==> 08-02: inputs <==
## cmplx_mult
module cmplx_mult(
input logic clk,
input logic [10-1:0] switches,
output logic [8-1:0] LED,
output logic [6:0] HEX0,
output logic [6:0] HEX1,
output logic [6:0] HEX2,
output logic [6:0] HEX3,
output logic [6:0] HEX4,
output logic [6:0] HEX5,
output logic [6:0] HEX6,
output logic [6:0] HEX7);
Settings: LEC_CHECK=0, CAP_MARGIN=20, CORE_MARGIN=2, CORE_UTILIZATION=72, CTS_CLUSTER_SIZE=15, PLACE_DENSITY_LB_ADDON=0.05, SETUP_SLACK_MARGIN=2.36, SLEW_MARGIN=20; clock period 8.24 ns.
run.sh (not shown) runs the stock make flow with config.mk's settings and CLKGATE_MAP_FILE=.
==> 07-15 (differences from 08-02) <==
ABC_AREA = 1   (was not set)
CTS_CLUSTER_DIAMETER = 379   (was not set)
CTS_CLUSTER_SIZE = 100   (was 15)
PLACE_DENSITY = 0.6   (was not set)
PLACE_DENSITY_LB_ADDON = not set   (was 0.05)
SETUP_SLACK_MARGIN = not set   (was 2.36)
TNS_END_PERCENT = 10   (was not set)
==> flow/constraint.sdc (replaced) <==
create_clock -name core_clock -period 13.2 [get_ports {clk}]
set_input_delay 2.6400 -clock core_clock [delete_from_list [all_inputs] [get_ports {clk}]]
set_output_delay 2.6400 -clock core_clock [all_outputs]
set_load 0.01 [all_outputs]
==> 06-17 (differences from 08-02) <==
ABC_AREA = 1   (was not set)
CORE_UTILIZATION = 70   (was 72)
CTS_CLUSTER_DIAMETER = 94   (was not set)
CTS_CLUSTER_SIZE = 41   (was 15)
PLACE_DENSITY_LB_ADDON = not set   (was 0.05)
SETUP_SLACK_MARGIN = not set   (was 2.36)
==> flow/constraint.sdc (replaced) <==
create_clock -name core_clock -period 13.6 [get_ports {clk}]
set_input_delay 2.7200 -clock core_clock [delete_from_list [all_inputs] [get_ports {clk}]]
set_output_delay 2.7200 -clock core_clock [all_outputs]
set_load 0.01 [all_outputs]
==> 07-06 (differences from 08-02) <==
ABC_AREA = 1   (was not set)
CTS_CLUSTER_DIAMETER = 359   (was not set)
CTS_CLUSTER_SIZE = 93   (was 15)
SETUP_SLACK_MARGIN = -0.4   (was 2.36)
==> flow_summary.ini <==
; generated from flow reports
[logic_synthesis]
yosysUniqueCellTypes = 86
ys_sh_xor = 0.0677
ys_seq_share = 0.163
ys_sh_simple = 0.167
synth_area_um2 = 16000

[outcome]
status = aborted with a tool error
firstError = [ERROR DPL-0038] Utilization greater than 100%, impossible to legalize
lastStage = clock tree synthesis

[place]
dp.final_hpwl_um = 42000
the above is filed under 08-02

==> flow_summary.ini <==
; synthesis and place-and-route metrics
[final_timing]
layout_setup_ws_ns = -0.652
finalSetupViolCount = 14

[logic_synthesis]
ys_seq_share = 0.155
ys_sh_xor = 0.0337
yosysUniqueCellTypes = 53

[outcome]
status = failed layout checks
violations = negative setup slack

[place]
dp.final_hpwl_um = 36200

[setup_path]
r2r_slack_ns = 11.82
the above is filed under 06-17

==> flow_summary.ini <==
; generated from flow reports
[outcome]
status = aborted with a tool error
lastStage = global routing
firstError = [ERROR GRT-0232] Routing congestion too high. Check the congestion heatmap in the GUI.

[global_routing]
grt.met3_usage = 0.613

[logic_synthesis]
synth_area_um2 = 16900
ys_sh_xor = 0.0337
ys_sh_simple = 0.223
yosysUniqueCellTypes = 53

[place]
dp.final_hpwl_um = 36400
the above is filed under 07-15

==> flow_summary.ini <==
; generated from flow reports
[logic_synthesis]
yosysUniqueCellTypes = 53
ys_seq_share = 0.155
ys_sh_simple = 0.223
ff_type = dfxtp_1
synth_area_um2 = 16900
ys_sh_xor = 0.0337

[outcome]
lastStage = clock tree synthesis
firstError = [ERROR DPL-0033] detailed placement checks failed during check placement.
status = aborted with a tool error

[place]
numPortBuffers = 60
dp.final_hpwl_um = 41700
the above is filed under 07-06


---

==> pepper <==
==> flow/design.v <==
module segdec(input logic [3:0] in, output logic [6:0] out);
	always_comb
	begin
		case (in)
			4'b0000 :
				out = 7'b0111111;  
			4'b0001 :
				out = 7'b0000110;  
			4'b0010 :
				out = 7'b1011011;  
			4'b0011 :
				out = 7'b1001111;  
			4'b0100 :
				out = 7'b1100110;  
			4'b0101 :
				out = 7'b1101101;  
			4'b0110 :
				out = 7'b1111100;  
			4'b0111 :
				out = 7'b0000111;  
			4'b1000 :
				out = 7'b1111111;  
			4'b1001 :
				out = 7'b1100111;  
			4'b1010 :
				out = 7'b1000000;
			default :
				out = 7'b0000000;
    		endcase
	end
endmodule
module bin_to_bcd(input logic [7:0] in, output logic [3:0][6:0] disp);
logic[3:0] sign_num, units, tens, hundreds;
logic[7:0] num;
logic sign;
always_comb
begin
	sign = in[$high(in)];
	if(sign)  
		num = 0 - in;
	else
		num = in;
	hundreds = num / 100;
	num = num - (hundreds)*100;  
	tens = num / 10;
	num = num - (tens)*10;  
	units = num;
end
always_comb
	if(sign)
		sign_num = 4'hA;
	else
		sign_num = 4'hF;
segdec signdec
(
	.in(sign_num),
	.out(disp[3])
);
segdec hundreddec
(
	.in(hundreds),
	.out(disp[2])
);
segdec tendec
(
	.in(tens),
	.out(disp[1])
);
segdec unitdec
(
	.in(units),
	.out(disp[0])
);
endmodule
module debounce #(parameter int COUNT=500000) (input logic clk, signal_in, output logic signal_out);
logic prev_signal;
int unsigned cnt;
always_ff @(posedge clk)
begin
	if(prev_signal != signal_in)
	begin
		cnt <= 0;  
	end
	else if(cnt >= COUNT)
	begin
		cnt <= 0;  
		signal_out <= signal_in;
	end
	else
	begin
		cnt <= cnt +1;
	end
	prev_signal <= signal_in;
end
endmodule
module read_sm(input logic clk, reset_n, handshake, run, output logic read, done);
enum {HALT, WAIT_1, WAIT_0, DONE} state;
always_ff @(posedge clk, negedge reset_n)
begin
	if(!reset_n)
	begin
		state <= HALT;
		read <= 0;
	end
	else
	begin
		read <= 0;
		unique case(state)
			HALT : if(run) state <= WAIT_1;
			WAIT_1 :
			begin
				if(handshake)
				begin
					state <= WAIT_0;
					read <= '1;  
				end
			end
			WAIT_0 : if(!handshake) state <= DONE;
			DONE : state <= HALT;
		endcase
	end
end
always_comb
	if(state == DONE)
		done = 1;
	else
		done = 0;
endmodule
module sm(input logic clk, input logic [10-1:0] SW, input logic [8-1:0] re_res, im_res, output logic [8-1:0] LED, output logic [8-1:0] re_a, im_a, re_q, im_q);
typedef enum {REAL_A, IMAG_A, REAL_Q, IMAG_Q, DISP_REAL, DISP_IMAG} stateType;
stateType state;
logic reset_n;
logic handshake;
logic [8-1:0] data_in;
always_comb
begin
	reset_n = SW[$high(SW)];
	handshake = SW[$high(SW) -1];
	data_in =  SW[$high(SW) -2 : $low(SW)];
end
logic read_run, read_trigger, read_done;
read_sm re_sm0
(
	.clk(clk),
	.reset_n(reset_n),
	.handshake(handshake),
	.run(read_run),
	.read(read_trigger),
	.done(read_done)
);
always_comb
	read_run = (state == REAL_A) || (state == IMAG_A) || (state == REAL_Q) || (state == IMAG_Q);
always_ff @(posedge clk, negedge reset_n)
begin
	if(!reset_n)
		state <= REAL_A;
	else
	begin
		unique case(state)
			REAL_A: if(read_done) state <= IMAG_A;
			IMAG_A: if(read_done) state <= REAL_Q;
			REAL_Q: if(read_done) state <= IMAG_Q;
			IMAG_Q: if(read_done) state <= DISP_REAL;
			DISP_REAL : if(handshake == 1) state <= DISP_IMAG;
			DISP_IMAG : if(handshake == 0) state <= REAL_A;
		endcase
	end
end
always_ff @(posedge clk)
begin
	if(read_trigger)
	begin
		unique case(state)
			REAL_A: re_a <= data_in;
			IMAG_A: im_a <= data_in;
			REAL_Q: re_q <= data_in;
			IMAG_Q: im_q <= data_in;
			default: ;
		endcase
	end
end
always_comb
begin
	if(state == DISP_REAL)
		LED = re_res;
	else if(state == DISP_IMAG)
		LED = im_res;
	else
		LED = '0;
end
endmodule
module mult(input logic signed [(2*8 -1)-1:0] re_x, im_x, re_y, im_y, output logic signed [2*(2*8 -1)-1:0] re_z, im_z);
logic signed [(2*8 -1)-1:0] a,b,c,d;
always_comb
begin
	a = re_x;
	b = im_x;
	c = re_y;
	d = im_y;
end
logic signed [2*(2*8 -1)-1:0] ac, bd, ad, bc;
always_comb
begin
	ac = a*c;
	bd = b*d;
	ad = a*d;
	bc = b*c;
	re_z = ac - bd;
	im_z = ad + bc;
end
endmodule
module cmplx_mult(
input logic clk,
input logic [10-1:0] switches,
output logic [8-1:0] LED,
output logic [6:0] HEX0,
output logic [6:0] HEX1,
output logic [6:0] HEX2,
output logic [6:0] HEX3,
output logic [6:0] HEX4,
output logic [6:0] HEX5,
output logic [6:0] HEX6,
output logic [6:0] HEX7);
logic [8-1:0] re_a, im_a, re_q, im_q;
logic [8-1:0] re_res, im_res;
logic [10-1:0] SW;
always_comb
	SW[$high(SW)-2:$low(SW)] = switches[$high(switches)-2:$low(switches)];
debounce #(.COUNT(1000)) db0
(
	.clk(clk),
	.signal_in(switches[$high(switches)]),
	.signal_out(SW[$high(SW)])
);
debounce #(.COUNT(1000)) db1
(
	.clk(clk),
	.signal_in(switches[$high(switches)-1]),
	.signal_out(SW[$high(SW)-1])
);
sm sm0 (.*);
logic signed [(2*8 -1)-1:0] re_x, im_x, re_y, im_y;
logic signed [2*(2*8 -1)-1:0] re_z, im_z;
localparam INPUT_SHIFT = (2*8 -1) - 8;
localparam OUTPUT_LOW = 2*INPUT_SHIFT -1;
localparam OUTPUT_HIGH = OUTPUT_LOW + 8 -1;
always_comb
begin
	re_x = $signed(re_a);
	im_x = $signed(im_a);
	re_y = $signed(re_q) << INPUT_SHIFT;
	im_y = $signed(im_q) << INPUT_SHIFT;
	re_res = re_z[OUTPUT_HIGH : OUTPUT_LOW];
	im_res = im_z[OUTPUT_HIGH : OUTPUT_LOW];
end
mult mult0
(.*);
logic [3:0][6:0] sw_hex;
always_comb
begin
	HEX0 = ~ sw_hex[0];  
	HEX1 = ~ sw_hex[1];  
	HEX2 = ~ sw_hex[2];  
	HEX3 = ~ sw_hex[3];  
end
bin_to_bcd sw_disp
(
	.in(SW[7:0]),
	.disp(sw_hex)
);
logic [3:0][6:0] led_hex;
always_comb
begin
	HEX4 = ~ led_hex[0];  
	HEX5 = ~ led_hex[1];  
	HEX6 = ~ led_hex[2];  
	HEX7 = ~ led_hex[3];  
end
bin_to_bcd led_disp
(
	.in(LED),
	.disp(led_hex)
);
endmodule
==> flow/run.sh <==
#!/bin/bash
# the make line also repeats each setting of config.mk as NAME=value (left out here)
make -C /OpenROAD-flow-scripts/flow DESIGN_CONFIG=/design/flow/config.mk WORK_HOME=/design/flow/orfs CLKGATE_MAP_FILE= finish
==> flow/config.mk <==
export PLATFORM = sky130hd
export DESIGN_NAME = cmplx_mult
export DESIGN_NICKNAME = cmplx_mult
export VERILOG_FILES = /design/flow/design.v
export SDC_FILE = /design/flow/constraint.sdc
export NUM_CORES = 4
export LEC_CHECK = 0
export ABC_AREA = 1
export CAP_MARGIN = 20
export CELL_PAD_IN_SITES_DETAIL_PLACEMENT = 1
export CELL_PAD_IN_SITES_GLOBAL_PLACEMENT = 1
export CORE_ASPECT_RATIO = 1.86
export CORE_MARGIN = 2
export CORE_UTILIZATION = 40
export CTS_CLUSTER_DIAMETER = 132
export PLACE_DENSITY_LB_ADDON = 0.06
export SLEW_MARGIN = 0
==> flow/constraint.sdc <==
create_clock -name core_clock -period 20.0 [get_ports {clk}]
set_input_delay 4.0000 -clock core_clock [delete_from_list [all_inputs] [get_ports {clk}]]
set_output_delay 4.0000 -clock core_clock [all_outputs]
set_load 0.01 [all_outputs]
==> harbor (differences from pepper) <==
- ABC_AREA: 1 -> default
- CELL_PAD_IN_SITES_DETAIL_PLACEMENT: 1 -> default
- CELL_PAD_IN_SITES_GLOBAL_PLACEMENT: 1 -> default
- CORE_ASPECT_RATIO: 1.86 -> default
- CORE_UTILIZATION: 40 -> 72
- CTS_CLUSTER_DIAMETER: 132 -> default
- CTS_CLUSTER_SIZE: default -> 100
- PLACE_DENSITY: default -> 0.6
- PLACE_DENSITY_LB_ADDON: 0.06 -> default
- SLEW_MARGIN: 0 -> 20
==> flow/constraint.sdc (replaced) <==
create_clock -name core_clock -period 10.0 [get_ports {clk}]
set_input_delay 2.0000 -clock core_clock [delete_from_list [all_inputs] [get_ports {clk}]]
set_output_delay 2.0000 -clock core_clock [all_outputs]
set_load 0.01 [all_outputs]
==> cedar (differences from pepper) <==
- CELL_PAD_IN_SITES_DETAIL_PLACEMENT: 1 -> default
- CELL_PAD_IN_SITES_GLOBAL_PLACEMENT: 1 -> default
- CORE_ASPECT_RATIO: 1.86 -> default
- CORE_UTILIZATION: 40 -> 72
- CTS_CLUSTER_DIAMETER: 132 -> default
- PLACE_DENSITY: default -> 0.41
- PLACE_DENSITY_LB_ADDON: 0.06 -> default
- SLEW_MARGIN: 0 -> 20
==> flow/constraint.sdc (replaced) <==
create_clock -name core_clock -period 28.5 [get_ports {clk}]
set_input_delay 5.7000 -clock core_clock [delete_from_list [all_inputs] [get_ports {clk}]]
set_output_delay 5.7000 -clock core_clock [all_outputs]
set_load 0.01 [all_outputs]
==> summary of the runs <==
- cedar completed without violations. harbor failed in clock tree synthesis. pepper finished clean.
- Of pepper and cedar, pepper has the higher cell area (gap about 1.6%, measured against cedar).
- Between cedar and pepper, the lower wire length is in cedar (gap 24%, measured against pepper).
- Count of clock-buffer cells in the layout is the same in pepper and cedar.
- In cedar the worst hold slack is higher than in pepper, by 0.025 ns.
==> figures <==
                                                                      pepper                cedar                     harbor
Run status                                                     finished clean       finished clean  aborted with a tool error
Failing step                                                                -                    -       clock tree synthesis
Worst Slack Setup Final                                              2.392 ns             8.697 ns                          -
Combinational share of power                                            82.4%                82.4%                          -
Top contributor to total power                            combinational logic  combinational logic                          -
Count of cells along the worst register-to-register path                    5                    5                          -
Max-area cell class                                       combinational gates  combinational gates                          -
Detailed-route wire length                                           48.30 mm             36.63 mm                          -
Global-route wire length before repair                               79.18 mm             61.89 mm                          -
Total DRC errors in the routed layout                                       0                    0                          -
Post-Route Utilization                                                 44.15%               77.74%                          -
No activity file was given, so power comes from the tool's default toggle rates.
